==> 10-03 <==
Design aoc_day2, start of the top module:
module aoc_day2 (
    input         clock,
    input         reset,
    input  [63:0] data_value,
    input         data_valid,
    output        data_ready,
    output        result_valid,
    output [63:0] result_value
);
clock: 5.78 ns
lec_check: 0
abc_area: 0
cap_margin: 20
cell_pad_in_sites_detail_placement: 1
cell_pad_in_sites_global_placement: 0
core_aspect_ratio: 0.71
core_margin: 2
core_utilization: 32
cts_cluster_size: 85
gpl_routability_driven: 1
min_routing_layer: met1
place_density_lb_addon: 0.09
slew_margin: 40
tns_end_percent: 30
run.sh (not shown) runs the stock make flow with config.mk's settings and CLKGATE_MAP_FILE=.
==> 04-04: changes against 10-03 <==
==> flow/config.mk (replaced) <==
export PLATFORM = sky130hd
export DESIGN_NAME = aoc_day2
export DESIGN_NICKNAME = aoc_day2
export VERILOG_FILES = /design/flow/design.v
export SDC_FILE = /design/flow/constraint.sdc
export NUM_CORES = 4
export LEC_CHECK = 0
export CAP_MARGIN = 20
export CORE_MARGIN = 2
export CORE_UTILIZATION = 70
export CTS_CLUSTER_DIAMETER = 356
export CTS_CLUSTER_SIZE = 30
export MIN_ROUTING_LAYER = met1
export PLACE_DENSITY = 0.67
export SLEW_MARGIN = 30
export TNS_END_PERCENT = 95
==> flow/constraint.sdc (replaced) <==
create_clock -name core_clock -period 2.75 [get_ports {clock}]
set_input_delay 0.5500 -clock core_clock [delete_from_list [all_inputs] [get_ports {clock}]]
set_output_delay 0.5500 -clock core_clock [all_outputs]
set_load 0.01 [all_outputs]
==> qor.yml <==
placed_design:
  place_inst: 3806
  pre_cts_ws_ps: -339.4
outcome:
  lastStage: "global routing"
  status: "did not finish"
floorplanning:
  die.size.y_um: 188.9
  die_area_um2: 35690
  rows: 67
cts:
  cts_made_buffers: 17
  post_cts_resized: 108
# the run above: 04-04

==> qor.yml <==
outcome:
  status: "finished clean"
floorplanning:
  die_area_um2: 77030
  die.size.y_um: 234.4
placed_design:
  place_inst: 4006
# the run above: 10-03


==> job 8930 <==
aoc_day2 again, from the RTL that the note above started with.
==> flow/design.v (excerpt) <==
module aoc_day2 (
    input         clock,
    input         reset,
    input  [63:0] data_value,
    input         data_valid,
    output        data_ready,
    output        result_valid,
    output [63:0] result_value
);
Settings: LEC_CHECK=0, ABC_AREA=1, CAP_MARGIN=0, CORE_ASPECT_RATIO=0.87, CORE_MARGIN=6, CORE_UTILIZATION=44, MAX_ROUTING_LAYER=met5, PLACE_DENSITY_LB_ADDON=0.19, SETUP_SLACK_MARGIN=0.61, SLEW_MARGIN=20, TNS_END_PERCENT=85; clock period 2.7 ns.
==> job 9316 (differences from job 8930) <==
- ABC_AREA: 1 -> default
- CAP_MARGIN: 0 -> 20
- CORE_ASPECT_RATIO: 0.87 -> default
- CORE_MARGIN: 6 -> 2
- CORE_UTILIZATION: 44 -> 72
- MAX_ROUTING_LAYER: met5 -> met4
- PLACE_DENSITY: default -> 0.89
- PLACE_DENSITY_LB_ADDON: 0.19 -> default
- SETUP_SLACK_MARGIN: 0.61 -> 0.88
- TNS_END_PERCENT: 85 -> default
==> flow/constraint.sdc (replaced) <==
create_clock -name core_clock -period 3.18 [get_ports {clock}]
set_input_delay 0.6360 -clock core_clock [delete_from_list [all_inputs] [get_ports {clock}]]
set_output_delay 0.6360 -clock core_clock [all_outputs]
set_load 0.01 [all_outputs]
==> job 1752 (differences from job 8930) <==
- ABC_AREA: 1 -> default
- CAP_MARGIN: 0 -> 20
- CORE_ASPECT_RATIO: 0.87 -> default
- CORE_MARGIN: 6 -> 2
- CORE_UTILIZATION: 44 -> 10
- MAX_ROUTING_LAYER: met5 -> default
- PLACE_DENSITY_LB_ADDON: 0.19 -> default
- SETUP_SLACK_MARGIN: 0.61 -> default
- TNS_END_PERCENT: 85 -> default
==> flow/constraint.sdc (replaced) <==
create_clock -name core_clock -period 5.62 [get_ports {clock}]
set_input_delay 1.1240 -clock core_clock [delete_from_list [all_inputs] [get_ports {clock}]]
set_output_delay 1.1240 -clock core_clock [all_outputs]
set_load 0.01 [all_outputs]
==> flow_summary.yaml <==
# flow metrics
setup_path:
  crit_slowest_cell: "dfxtp_1"
  worstSetupPathType: "register to register"
timing:
  slew_headroom_pct: 11.02
  rsz0062_at_grt: "true"
logic_synthesis:
  yosysTopAreaCellShare_pct: 29.16
global_routing:
  grt_pass1_vias: 27560
  gr-total-overflow: 0
outcome:
  outcome: "complete, no violations"
detailed_routing:
  wl_met1_mm: 47.86
layout:
  nFillCells: 5223
  final-seq-area_um2: 8149
-- figures above: job 8930

==> flow_summary.yaml <==
# flow metrics
detailed_routing:
  top_layer: "met4"
global_routing:
  gr-total-overflow: 0
  grt_pass1_vias: 21110
setup_path:
  crit_slowest_cell: "o31ai_4"
  crit_cells: 10
logic_synthesis:
  yosysTopAreaCellShare_pct: 33.21
  ys_cells: 3083
layout:
  final-seq-area_um2: 7950
  nFillCells: 27280
  clk_share_pct: 4.982
outcome:
  outcome: "complete, no violations"
pwr:
  internal_power_mw: 7.301
timing:
  rsz0062_at_grt: "false"
-- figures above: job 1752

==> flow_summary.yaml <==
# physical design summary
outcome:
  stop_stage: "5_1_grt"
  error_line: "[ERROR GRT-0232] Routing congestion too high. Check the congestion heatmap in the GUI."
  outcome: "stopped before the end"
logic_synthesis:
  yosysTopAreaCellShare_pct: 33.21
  ys_area_um2: 23930
  ys_seq_share_pct: 33.21
  mux_area_share_pct: 3.168
placed_design:
  place_inst: 3540
  place_ws_ps: 22.30
floorplanning:
  initial_core_util_pct: 73.37
global_routing:
  gr-total-overflow: 543
  grt.met2_usage_pct: 101.5
-- figures above: job 9316


==> indigo: inputs <==
aoc_day2 again, from the RTL that the note above started with.
make LEC_CHECK=0 ABC_AREA=1 CAP_MARGIN=30 CELL_PAD_IN_SITES_DETAIL_PLACEMENT=1 CORE_MARGIN=2 CORE_UTILIZATION=62 CTS_CLUSTER_DIAMETER=179 MAX_ROUTING_LAYER=met4 PLACE_DENSITY_LB_ADDON=0.26 SETUP_SLACK_MARGIN=0.02 SLEW_MARGIN=20 TNS_END_PERCENT=75 finish   # period 5.83 ns
==> garnet (differences from indigo) <==
==> flow/config.mk (replaced) <==
export PLATFORM = sky130hd
export DESIGN_NAME = aoc_day2
export DESIGN_NICKNAME = aoc_day2
export VERILOG_FILES = /design/flow/design.v
export SDC_FILE = /design/flow/constraint.sdc
export NUM_CORES = 4
export LEC_CHECK = 0
export CAP_MARGIN = 20
export CORE_MARGIN = 2
export CORE_UTILIZATION = 66
export MAX_ROUTING_LAYER = met4
export SLEW_MARGIN = 20
==> flow/constraint.sdc (replaced) <==
create_clock -name core_clock -period 3.18 [get_ports {clock}]
set_input_delay 0.6360 -clock core_clock [delete_from_list [all_inputs] [get_ports {clock}]]
set_output_delay 0.6360 -clock core_clock [all_outputs]
set_load 0.01 [all_outputs]
==> results.txt <==
run results: Post-Synth AOI/OAI Area 16.0%, yosys cell count 4336, XOR Share, Synth 4.05%, tool error [ERROR DPL-0033] detailed placement checks failed during check placement., die width 214 um, last stage reached detailed placement (3_5_place_dp), status did not finish
(the above is from indigo)
==> results.txt <==
fresh numbers from the pnr run: Flop pwr share 25.7%, Buf/Inv on CP 5, Seq cells 397, Top delay family on crit path AND-OR/OR-AND gates, XOR Share, Synth 4.76%, Post-Synth AOI/OAI Area 22.1%, yosys cell count 3083, status finished clean
(the above is from garnet)

==> inputs of trial 42 <==
aoc_day2 again, from the RTL that the note above started with.
make LEC_CHECK=0 ABC_AREA=1 CAP_MARGIN=20 CORE_MARGIN=2 CORE_UTILIZATION=72 CTS_CLUSTER_DIAMETER=400 CTS_CLUSTER_SIZE=95 PLACE_DENSITY=0.4 SLEW_MARGIN=20 TNS_END_PERCENT=10 finish   # period 2.17 ns
==> trial 52: changes against trial 42 <==
ABC_AREA = unset   (was 1)
CTS_CLUSTER_DIAMETER = 62   (was 400)
CTS_CLUSTER_SIZE = unset   (was 95)
PLACE_DENSITY = 0.66   (was 0.4)
TNS_END_PERCENT = unset   (was 10)
==> flow/constraint.sdc (replaced) <==
create_clock -name core_clock -period 4.78 [get_ports {clock}]
set_input_delay 0.9560 -clock core_clock [delete_from_list [all_inputs] [get_ports {clock}]]
set_output_delay 0.9560 -clock core_clock [all_outputs]
set_load 0.01 [all_outputs]
==> build 76: changes against trial 42 <==
CORE_UTILIZATION = 40   (was 72)
CTS_CLUSTER_DIAMETER = 66   (was 400)
CTS_CLUSTER_SIZE = unset   (was 95)
PLACE_DENSITY = unset   (was 0.4)
PLACE_DENSITY_LB_ADDON = 0.09   (was unset)
TNS_END_PERCENT = unset   (was 10)
==> flow/constraint.sdc (replaced) <==
create_clock -name core_clock -period 5.0 [get_ports {clock}]
set_input_delay 1.0000 -clock core_clock [delete_from_list [all_inputs] [get_ports {clock}]]
set_output_delay 1.0000 -clock core_clock [all_outputs]
set_load 0.01 [all_outputs]
==> build 1: changes against trial 42 <==
ABC_AREA = unset   (was 1)
CAP_MARGIN = 40   (was 20)
CTS_CLUSTER_DIAMETER = 336   (was 400)
CTS_CLUSTER_SIZE = 20   (was 95)
PLACE_DENSITY = unset   (was 0.4)
SETUP_SLACK_MARGIN = -0.24   (was unset)
TNS_END_PERCENT = unset   (was 10)
==> flow/constraint.sdc (replaced) <==
create_clock -name core_clock -period 2.65 [get_ports {clock}]
set_input_delay 0.5300 -clock core_clock [delete_from_list [all_inputs] [get_ports {clock}]]
set_output_delay 0.5300 -clock core_clock [all_outputs]
set_load 0.01 [all_outputs]
==> results.txt <==
run results: top cells by area, synth=dfxtp_1, nand2_1, ha_1, a21oi_1, inv_1, TritonCTS buffer count=51, post-placement cell area=28830 um2, # placed instances=5155, outcome=finished clean, Post-Syn Nets=4574, Setup Fix Bufs, Post-CTS=0, Seq/Total Area, Yosys=29.16%, HPWL after DPL=70.04 mm, number of distinct library cells after synthesis=54, chip area=70240 um2, summed instance area of the synthesized netlist=27250 um2
(the above is from build 76)
==> results.txt <==
run results: outcome=finished clean, H-tree level count=2, chip area=34720 um2, reg2reg path depth=10, # placed instances=3462, number of distinct library cells after synthesis=94, TritonCTS buffer count=45, period utilization=79.57%, summed instance area of the synthesized netlist=23930 um2, final standard cell count with taps included and fillers excluded=3546, HPWL after DPL=44.48 mm, Seq/Total Area, Yosys=33.21%, top cells by area, synth=dfxtp_1, ha_1, a21oi_1, nand2_1, nor2_1, Core Density at Floorplan=73.37%, post-placement cell area=25010 um2
(the above is from trial 52)
==> results.txt <==
run results: outcome=stopped before the end, stage where the run ended=global routing (5_1_grt), error message=[ERROR GRT-0232] Routing congestion too high. Check the congestion heatmap in the GUI., Setup Fix Bufs, Post-CTS=33, # placed instances=3853, HPWL after DPL=50.95 mm, top cells by area, synth=dfxtp_1, ha_1, a21oi_1, nand2_1, nor2_1, post-placement cell area=28120 um2, top cell type's share of synthesized area=33.21%, Seq/Total Area, Yosys=33.21%, clock root buffer=clkbuf_16, Post-Syn Nets=3321, number of distinct library cells after synthesis=94
(the above is from build 1)
==> results.txt <==
run results: outcome=stopped before the end, stage where the run ended=global routing (5_1_grt), error message=[ERROR GRT-0232] Routing congestion too high. Check the congestion heatmap in the GUI., post-placement cell area=31640 um2, summed instance area of the synthesized netlist=27250 um2, TritonCTS buffer count=8, number of distinct library cells after synthesis=54, Seq/Total Area, Yosys=29.16%, HPWL after DPL=66.01 mm, Post-Syn Nets=4574, chip area=39420 um2
(the above is from trial 42)

==> run C: inputs <==
Starting RTL as in the previous note.
make LEC_CHECK=0 CAP_MARGIN=20 CORE_ASPECT_RATIO=0.91 CORE_MARGIN=2 CORE_UTILIZATION=72 CTS_CLUSTER_DIAMETER=356 CTS_CLUSTER_SIZE=30 MIN_ROUTING_LAYER=met1 PLACE_DENSITY=0.67 SETUP_SLACK_MARGIN=0.82 SLEW_MARGIN=30 TNS_END_PERCENT=95 finish   # period 2.75 ns
==> run X (differences from run C) <==
==> flow/config.mk (replaced) <==
export PLATFORM = sky130hd
export DESIGN_NAME = aoc_day2
export DESIGN_NICKNAME = aoc_day2
export VERILOG_FILES = /design/flow/design.v
export SDC_FILE = /design/flow/constraint.sdc
export NUM_CORES = 4
export LEC_CHECK = 0
export CAP_MARGIN = 15
export CORE_MARGIN = 2
export CORE_UTILIZATION = 72
export CTS_CLUSTER_DIAMETER = 50
export CTS_CLUSTER_SIZE = 30
export MIN_ROUTING_LAYER = met1
export PLACE_DENSITY = 0.66
export SLEW_MARGIN = 30
export TNS_END_PERCENT = 95
==> flow/constraint.sdc (replaced) <==
create_clock -name core_clock -period 3.27 [get_ports {clock}]
set_input_delay 0.6540 -clock core_clock [delete_from_list [all_inputs] [get_ports {clock}]]
set_output_delay 0.6540 -clock core_clock [all_outputs]
set_load 0.01 [all_outputs]
==> run E (differences from run C) <==
==> flow/config.mk (replaced) <==
export PLATFORM = sky130hd
export DESIGN_NAME = aoc_day2
export DESIGN_NICKNAME = aoc_day2
export VERILOG_FILES = /design/flow/design.v
export SDC_FILE = /design/flow/constraint.sdc
export NUM_CORES = 4
export LEC_CHECK = 0
export CAP_MARGIN = 20
export CORE_MARGIN = 2
export CORE_UTILIZATION = 32
export SLEW_MARGIN = 20
==> flow/constraint.sdc (replaced) <==
create_clock -name core_clock -period 3.93 [get_ports {clock}]
set_input_delay 0.7860 -clock core_clock [delete_from_list [all_inputs] [get_ports {clock}]]
set_output_delay 0.7860 -clock core_clock [all_outputs]
set_load 0.01 [all_outputs]
==> comparison table <==
Outcome: run X finished clean; run E finished clean; run C aborted with a tool error
Failing step: run X -; run E -; run C global routing (5_1_grt)
Post-DP Area: run X 25810 um^2; run E 25930 um^2; run C 28330 um^2
Cell depth of the worst hold path: run X 2; run E 2; run C -
Logic pwr share: run X 51.8%; run E 47.4%; run C -
Final Total Pwr: run X 23.26 mW; run E 18.79 mW; run C -
Die span in x: run X 186.3 um; run E 277.5 um; run C 195.1 um
Critical hold path startpoint: run X aoc.range[24]; run E aoc.range[13]; run C -
Post-route worst setup slack: run X 0.09636 ns; run E 0.3410 ns; run C -
Sequential cell area share: run X 28.94%; run E 28.90%; run C -
Post-route DRC: run X 0; run E 0; run C -
Post-route cell area: run X 27490 um^2; run E 27520 um^2; run C -
Highest signal layer in the routed design: run X met4; run E met5; run C -
Clock share of power: run X 21.3%; run E 24.2%; run C -

==> trial 50 <==
aoc_day2 again, from the RTL that the note above started with.
export LEC_CHECK = 0
export ABC_AREA = 1
export CAP_MARGIN = 0
export CORE_ASPECT_RATIO = 1.42
export CORE_MARGIN = 2
export CORE_UTILIZATION = 72
export CTS_CLUSTER_DIAMETER = 400
export CTS_CLUSTER_SIZE = 97
export PLACE_DENSITY = 0.41
export SETUP_SLACK_MARGIN = -0.14
export SLEW_MARGIN = 20
create_clock -name core_clock -period 2.19 [get_ports {clock}]
==> inputs of trial 70, as changes to trial 50 <==
CAP_MARGIN = 20   (was 0)
CORE_ASPECT_RATIO = 0.69   (was 1.42)
CORE_UTILIZATION = 68   (was 72)
CTS_CLUSTER_DIAMETER = unset   (was 400)
CTS_CLUSTER_SIZE = 10   (was 97)
PLACE_DENSITY = unset   (was 0.41)
SETUP_SLACK_MARGIN = unset   (was -0.14)
==> flow/constraint.sdc (replaced) <==
create_clock -name core_clock -period 1.14 [get_ports {clock}]
set_input_delay 0.2280 -clock core_clock [delete_from_list [all_inputs] [get_ports {clock}]]
set_output_delay 0.2280 -clock core_clock [all_outputs]
set_load 0.01 [all_outputs]
==> inputs of trial 54, as changes to trial 50 <==
ABC_AREA = unset   (was 1)
CAP_MARGIN = 20   (was 0)
CORE_ASPECT_RATIO = unset   (was 1.42)
CORE_UTILIZATION = 68   (was 72)
CTS_CLUSTER_DIAMETER = unset   (was 400)
CTS_CLUSTER_SIZE = 41   (was 97)
PLACE_DENSITY = unset   (was 0.41)
SETUP_SLACK_MARGIN = unset   (was -0.14)
==> flow/constraint.sdc (replaced) <==
create_clock -name core_clock -period 3.22 [get_ports {clock}]
set_input_delay 0.6440 -clock core_clock [delete_from_list [all_inputs] [get_ports {clock}]]
set_output_delay 0.6440 -clock core_clock [all_outputs]
set_load 0.01 [all_outputs]
==> notes <==
Trial 54 finished with timing, DRC and antenna clean. Trial 70 did not get past clock tree synthesis (4_1_cts), error DPL-0033. Trial 50 failed in global routing (5_1_grt), error ODB-0269. Area after synthesis: trial 70 is higher than trial 54 (about 14%). In synthesized cell count, trial 70 and trial 50 do not differ. The lowest die area belongs to trial 54, the highest to trial 70.
==> figures <==
Die outline width: trial 54 192 um; trial 50 167 um; trial 70 245 um
CTS sink count: trial 54 397; trial 50 397; trial 70 -
Fraction of the mapped netlist area in adder cells: trial 54 0.0900; trial 50 0.0791; trial 70 0.0791
Post-synth net total: trial 54 3321; trial 50 4574; trial 70 4574
Avg Inst Size Synth: trial 54 7.76 um^2; trial 50 6.29 um^2; trial 70 6.29 um^2
Number of levels in the clock H-tree: trial 54 2; trial 50 1; trial 70 -
Post-placement cell area: trial 54 26000 um^2; trial 50 31700 um^2; trial 70 35800 um^2
RD Place Congestion: trial 54 0.950; trial 50 1.08; trial 70 1.16
Hold bufs inserted after CTS: trial 54 0; trial 50 0; trial 70 -
Yosys cell types: trial 54 94; trial 50 54; trial 70 54
Yosys aoi share: trial 54 0.221; trial 50 0.160; trial 70 0.160
Fraction of synthesized area in multiplexers: trial 54 0.0317; trial 50 0; trial 70 0
Number of buffers added for setup after CTS: trial 54 0; trial 50 15; trial 70 -
Post-synth top area share: trial 54 0.332; trial 50 0.292; trial 70 0.292
Number of buffers on the longest clock path: trial 54 3; trial 50 3; trial 70 -
Simple-gate share of the synthesized area: trial 54 0.225; trial 50 0.326; trial 70 0.326
Outcome: trial 54 finished clean; trial 50 did not finish; trial 70 did not finish
Last stage reached: trial 54 -; trial 50 global routing (5_1_grt); trial 70 clock tree synthesis (4_1_cts)
Die outline area: trial 54 36700 um^2; trial 50 39400 um^2; trial 70 41700 um^2
Xor+xnor area frac: trial 54 0.0476; trial 50 0.0405; trial 70 0.0405
Post-synthesis instance total: trial 54 3083; trial 50 4336; trial 70 4336
Setup Slack @ Placement: trial 54 -0.0735 ns; trial 50 -0.347 ns; trial 70 -1.43 ns
Total cell area reported by yosys after synthesis: trial 54 23900 um^2; trial 50 27300 um^2; trial 70 27300 um^2
Power is estimated from default activity; no workload was simulated.
